lagoon:
## CentralProcessingUnit
module CentralProcessingUnit (
  input clock,
  input reset,
  input handInterruptSignalIn,
  input [15:0] IF_memory_read,
  output [15:0] IF_address,
  input [15:0] MEM_memory_read,
  output [1:0] MEM_memory_control,
  output [15:0] MEM_memory_address,
  output [15:0] MEM_target_value,
  output [175:0] register_value
);
wire [15:0] programCounter_0;   
wire [15:0] programCounter_1;   
wire [15:0] programCounter_2;   
wire [15:0] programCounter_3;   
wire [15:0] programCounter_4;   
wire [15:0] programCounter_5;   
wire [15:0] instruction_1_origin;
wire [15:0] instruction_1_selected;
wire [15:0] instruction_2;
wire [15:0] instruction_3;
wire [15:0] instruction_4;
wire [3:0] firstRegisterAddress;
wire [15:0] firstRegisterValueOrigin;
wire [15:0] firstRegisterValueMiddle;
wire [15:0] firstRegisterValueFinal;
wire [3:0] secondRegisterAddress;
wire [15:0] secondRegisterValueOrigin;
wire [15:0] secondRegisterValueMiddle;
wire [15:0] secondRegisterValueFinal;
wire [3:0] targetRegisterAddress_2;
wire [3:0] targetRegisterAddress_3;
wire [3:0] targetRegisterAddress_4;
wire [15:0] targetValue_3;
wire [15:0] targetValue_4;
wire t;
wire [2:0] jumpControl;
wire [1:0] memoryControl;
  ...
For scale: roughly 3500 cells after synthesis, roughly 550 flip-flops, roughly 260 I/O pins, about 33000 um2 of cells after synthesis.
Settings: LEC_CHECK=0, CAP_MARGIN=20, CELL_PAD_IN_SITES_GLOBAL_PLACEMENT=0, CORE_ASPECT_RATIO=1.04, CORE_MARGIN=2, CORE_UTILIZATION=67, CTS_CLUSTER_DIAMETER=44, CTS_CLUSTER_SIZE=89, GPL_TIMING_DRIVEN=1, MAX_ROUTING_LAYER=met4, PLACE_DENSITY_LB_ADDON=0.1, SLEW_MARGIN=20, TNS_END_PERCENT=30; clock period 13.2 ns.
run.sh (not shown) runs the stock make flow with config.mk's settings and CLKGATE_MAP_FILE=.
Relative to lagoon, the following input files were edited for fjord:
Settings: a change of CTS_CLUSTER_SIZE from 89 to 80; a deleted CORE_ASPECT_RATIO that had been 1.04; a deleted CELL_PAD_IN_SITES_GLOBAL_PLACEMENT that had been 0; a deleted CTS_CLUSTER_DIAMETER that had been 44; a deleted GPL_TIMING_DRIVEN that had been 1; a deleted TNS_END_PERCENT that had been 30; a change of CORE_UTILIZATION from 67 to 68; an added HOLD_SLACK_MARGIN of -0.09; a deleted PLACE_DENSITY_LB_ADDON that had been 0.1; a change of the clock period (ns, I/O delays scaled along) from 13.2 to 6.66.
--- outcome ---
fjord: flow complete, layout not clean; failing: negative setup slack
Higher internal cell power among lagoon and fjord: fjord
[fjord] hold slack rose 0.0059 ns relative to lagoon
lagoon and fjord ended up with nearly the same clock transition at the registers of the reported paths.
Setup-violating endpoint count in the final report: fjord > lagoon
The following lists how delta was set up differently from fjord:
Settings: removing HOLD_SLACK_MARGIN (formerly -0.09); changing CTS_CLUSTER_SIZE from 80 to 42; removing MAX_ROUTING_LAYER (formerly met4); setting PLACE_DENSITY to 0.6 for the first time; changing CORE_UTILIZATION from 68 to 70; changing the clock period (ns, I/O delays scaled along) from 6.66 to 7.05.
==> results <==
Status delta: flow complete, layout not clean - negative setup slack. Looking at total number of cells along the worst setup path across delta and fjord, the one that comes out higher is delta. [compare] base=fjord new=delta: core utilization moved up, count of placed standard cells in the final layout, fillers left out shrank by 108, total detailed-routing wirelength moved down. Diff fjord..delta | fraction of area in clock buffers and inverters | negligible. Count of clock-buffer cells in the layout in delta vs fjord: up 11. Between delta and fjord, it is delta whose overall fraction of global-route tracks in use is lower, by 2.1 points. [compare] base=fjord new=delta: site row count decreased by 2 relative to the old numbers; number of ordinary inverters in the final layout closely matched the old numbers; total via count after detailed routing decreased by 687 relative to the old numbers.
> inputs changed (delta -> onyx)
Settings: swapping 42 for 41 in CTS_CLUSTER_SIZE; swapping 70 for 72 in CORE_UTILIZATION; clearing PLACE_DENSITY, which used to be 0.6; putting PLACE_DENSITY_LB_ADDON at 0.22 where nothing was set; swapping 7.05 for 9.73 in the clock period (ns, I/O delays scaled along).
Nothing crashed in onyx and all stages finished; the problem is that the final layout failed, the offending checks being negative setup slack. Compared with delta, onyx instantiates a smaller number of standard cells. Final worst slack: higher on onyx. Of onyx and delta, the run reporting the higher slew at the pin closest to its max-slew limit was onyx. delta → onyx: clock power share up 1.3 points, estimated wirelength of the detail-placed design went down, area figure in the yosys stat output held. In the flow results for onyx and delta, the worst hold slack across all endpoints is larger on delta. The final reports for onyx and delta show signed area change from the synthesized netlist to the final layout lower in the former. Re number of antenna violations at the first check in global routing: onyx and delta aren't equal, and the lower value belongs to onyx. The wire length of onyx falls short of that of delta by 4.3%.

---

run 1:
Starting RTL as in the previous note.
make LEC_CHECK=0 CAP_MARGIN=20 CELL_PAD_IN_SITES_GLOBAL_PLACEMENT=3 CORE_ASPECT_RATIO=0.55 CORE_MARGIN=5 CORE_UTILIZATION=53 CTS_CLUSTER_DIAMETER=109 MAX_ROUTING_LAYER=met4 PLACE_DENSITY_LB_ADDON=0.22 SLEW_MARGIN=20 TNS_END_PERCENT=10 finish   # period 8.1 ns
Flow for run 1 halted at global placement without I/O, error code FLW-0024.
## Diff of input files: run 2 against run 1
# run 1
export LEC_CHECK = 0
export CAP_MARGIN = 20
export CELL_PAD_IN_SITES_GLOBAL_PLACEMENT = 3
export CORE_ASPECT_RATIO = 0.55
export CORE_MARGIN = 5
export CORE_UTILIZATION = 53
export CTS_CLUSTER_DIAMETER = 109
export MAX_ROUTING_LAYER = met4
export PLACE_DENSITY_LB_ADDON = 0.22
export SLEW_MARGIN = 20
export TNS_END_PERCENT = 10
create_clock -name core_clock -period 8.1 [get_ports {clock}]
# run 2
export LEC_CHECK = 0
export CAP_MARGIN = 20
export CORE_MARGIN = 2
export CORE_UTILIZATION = 57
export SLEW_MARGIN = 20
create_clock -name core_clock -period 6.0 [get_ports {clock}]
--- outcome ---
Run 2: flow complete, layout not clean; failing: negative setup slack. Re async set-or-reset flop fraction in the synthesized netlist: no difference whatsoever between run 2 and run 1. Height of the die (higher): run 2. Total die size ended up 7800 um2 lower on run 2 than on run 1. Going from run 1 to run 2, area of the core shrank by a little under 10%. Looking at pre-placement core utilization, run 2 sits above run 1. Number of core rows: lower on run 1. Die width of run 2 falls short of that of run 1 by more than a quarter.
Input-level comparison between run 3 and run 2:
# run 2
export LEC_CHECK = 0
export CAP_MARGIN = 20
export CORE_MARGIN = 2
export CORE_UTILIZATION = 57
export SLEW_MARGIN = 20
create_clock -name core_clock -period 6.0 [get_ports {clock}]
# run 3
export LEC_CHECK = 0
export CAP_MARGIN = 20
export CORE_MARGIN = 2
export CORE_UTILIZATION = 40
export CTS_CLUSTER_DIAMETER = 90
export PLACE_DENSITY = 0.6
export SETUP_SLACK_MARGIN = 3.02
export SLEW_MARGIN = 20
create_clock -name core_clock -period 11.0 [get_ports {clock}]
==> results <==
- Run 3: no failed stages, no open violations at the end
- Number of fill cells in run 3 is about 80% above run 2.
- The higher cell count of run 3 and run 2 is in run 3.
- Going from run 2 to run 3, design area picked up an extra 3100 um2; transition time at the pin with the least slew margin down 0.17 ns; combinational group share of total power climbed 2.7 points; total clock buffers created by CTS now sits higher; global routing usage summed across all routing layers moved down.
- Non-clock buffer count, run 3 and run 2: lower on run 2
- The run with more routed wire is run 3, not run 2.
Power and IR drop assume default switching activity.
